## run A
==> flow/design.v (excerpt) <==
module alu_top (
    input             clk,
    input      [7:0]  a_in,
    input      [7:0]  b_in,
    input      [3:0]  command_in,
    input             oe,
    output reg [15:0] d_out
);
clock: 24.6 ns
lec_check: 0
abc_area: 1
cap_margin: 0
core_aspect_ratio: 0.87
core_margin: 2
core_utilization: 65
cts_cluster_diameter: 354
hold_slack_margin: 0.29
setup_slack_margin: 2.69
slew_margin: 40
run.sh (not shown) runs the stock make flow with config.mk's settings and CLKGATE_MAP_FILE=.
[run A] flow finished | final checks: failed | reasons: setup timing
> inputs changed (run A -> run B)
Settings: CORE_UTILIZATION changed from 65 to 46; CAP_MARGIN changed from 0 to 15; ABC_AREA changed from 1 to 0; CTS_CLUSTER_DIAMETER changed from 354 to 391; HOLD_SLACK_MARGIN removed (was 0.29); GPL_TIMING_DRIVEN newly set to 0; the clock period (ns, I/O delays scaled along) changed from 24.6 to 16.9.
Notes after the runs:
Every stage of run B finished as expected; the final checks, on the other hand, flagged setup timing, which means the layout fails.
Looking at first element of the critical path, the b_q[1]$_DFF_P_ result is from run B; the b_q[2]$_DFF_P_ one comes from run A.
Delta (run B minus run A): placement-stage cell area rose by 140 µm², total of plain and repair buffers excluding clock buffers now larger, total cells reported by yosys after synthesis moved down, critical path depth shows a reduction of about 27%.
Diff run A -> run B: number of port buffers essentially unchanged; share of synthesized cell area in and-or and or-and compound cells has increased.
## Diff of input files: run C against run B
Settings: changing CTS_CLUSTER_DIAMETER from 391 to 137; removing GPL_TIMING_DRIVEN (formerly 0); changing ABC_AREA from 0 to 1; changing CORE_UTILIZATION from 46 to 33; changing SETUP_SLACK_MARGIN from 2.69 to -1.59.
## What came out
Finished, but not clean: run B, with setup timing. Run C finished all stages; layout check result: FAIL, due to setup timing. Between run B and run C, the flow reports number of fillers in the final layout increasing by more than half. Run C vs run B: aggregate global-route resource usage down. Depth of the worst register-to-register path: run B and run C compared, lower one is run B. Run C vs. run B: chip height went up by 27 µm. The higher mux cell area share after synthesis came out of run B. The worst setup slack reported for run C is greater than that of run B by 1.52 ns. Changes observed in run C relative to run B: via count now larger; overflow left after global routing ~0 delta.
Input changes introduced in run D (baseline for comparison: run C):
Settings: CAP_MARGIN now 20, was 15; CORE_ASPECT_RATIO no longer set, was 0.87; CORE_UTILIZATION now 68, was 33; SLEW_MARGIN now 20, was 40; SETUP_SLACK_MARGIN no longer set, was -1.59; CTS_CLUSTER_DIAMETER no longer set, was 137; the clock period (ns, I/O delays scaled along) now 32.0, was 16.9.
--- outcome ---
No stage failed in run D, and the final checks on the layout all came back clean. In run D, the share of the clock period used by the worst path after layout came out 43 points below the value in run C. The number of global-route vias before repair in run D was lower than what run C gave. The detailed placer's ending HPWL of run D falls short of that of run C by 5.3 mm. The wire length of the first global-routing pass in run D is 0.78 times that in run C.
[inputs] run E vs run D
Settings: CAP_MARGIN changed from 20 to 40; CTS_CLUSTER_SIZE newly set to 21; ABC_AREA removed (was 1); HOLD_SLACK_MARGIN newly set to 0.3; the clock period (ns, I/O delays scaled along) changed from 32.0 to 22.2.
==> results <==
Status run E: flow complete, layout not clean - setup timing
Highest signal layer in the routed design = met4: run D; highest signal layer in the routed design = met5: run E
When run E is set beside run D, its critical path depth turns out to be 55 smaller.
On mean post-synth cell area: between run E and run D, it ends up higher for run E.
For the number of non-clock buffers in the layout, run E came in 188 higher than run D did.
Run E: synthesized area lower than run D
Going from run D to run E, antenna violation net count after detailed routing ~0 delta; utilization +15 points; total length of routed wires +14 mm; maximum fanout along the worst path -10.
Going from run D to run E, die width shrank slightly.
First-pass GRT wire length on run E is up relative to run D.
Of run E and run D, it is run E that has the higher global-route total usage across every layer.
For run F, these inputs were changed with respect to run E:
Settings: CORE_UTILIZATION: 68 -> 61; CAP_MARGIN: 40 -> 20; CTS_CLUSTER_SIZE: 21 -> unset; HOLD_SLACK_MARGIN: 0.3 -> unset; the clock period (ns, I/O delays scaled along): 22.2 -> 16.0.
Results
- Run F: complete, dirty (capacitance limit, slew limit, setup timing)
- Run E → run F: actual slew at the worst max-slew pin up 0.57 ns; utilization up 2.2 points.
- b_q[0]$_DFF_P_ as the origin of the worst setup path was reported by run E, and b_q[2]$_DFF_P_ by run F.

* * *

== tundra ==
alu_top again, from the RTL that the note above started with.
==> flow/design.v (excerpt) <==
module alu_top (
    input             clk,
    input      [7:0]  a_in,
    input      [7:0]  b_in,
    input      [3:0]  command_in,
    input             oe,
    output reg [15:0] d_out
);
make LEC_CHECK=0 ABC_AREA=1 CAP_MARGIN=15 CORE_ASPECT_RATIO=0.87 CORE_MARGIN=3 CORE_UTILIZATION=72 CTS_CLUSTER_DIAMETER=137 MAX_ROUTING_LAYER=met4 PLACE_DENSITY_LB_ADDON=0.01 SETUP_SLACK_MARGIN=1.38 SLEW_MARGIN=40 finish   # period 10.4 ns
tundra is listed as incomplete: the tool reported an error in detailed placement (3_5_place_dp) and the run ended there.
The following lists how yarrow was set up differently from tundra:
- SETUP_SLACK_MARGIN: 1.38 -> 1.13
- CORE_MARGIN: 3 -> 2
- CTS_CLUSTER_DIAMETER: 137 -> 396
- CORE_ASPECT_RATIO: 0.87 -> unset
- SLEW_MARGIN: 40 -> 20
- CAP_MARGIN: 15 -> 20
- PLACE_DENSITY_LB_ADDON: 0.01 -> unset
- MAX_ROUTING_LAYER: met4 -> unset
- the clock period (ns, I/O delays scaled along): 10.4 -> 10.2
--- outcome ---
For yarrow, the flow was terminated by a tool error in clock tree synthesis (4_1_cts) and produced no final design.
yarrow vs tundra — number of standard-cell rows in the floorplan rose 4.
yarrow against tundra: area reported by Yosys stat did not really move; floorplan die area went down.
For indigo, these inputs were changed with respect to yarrow:
- changing SETUP_SLACK_MARGIN from 1.13 to 3.01
- setting CTS_CLUSTER_SIZE to 93 for the first time
- setting TNS_END_PERCENT to 5 for the first time
- changing the clock period (ns, I/O delays scaled along) from 10.2 to 9.95
--- outcome ---
- None of the runs indigo and yarrow ends with a clean layout.
- Seen in the log of yarrow: DPL-0038 during clock tree synthesis (4_1_cts), after which the run never completed.
- Run status, indigo: aborted in detailed placement (3_5_place_dp), error DPL-0033
- On number of placed I/O pins, yarrow tracks indigo almost exactly.
- From indigo to yarrow, area after synthesis did not move at all.
- Die height: indigo vs yarrow identical
- Final weighted congestion in routability-driven placement (higher): yarrow
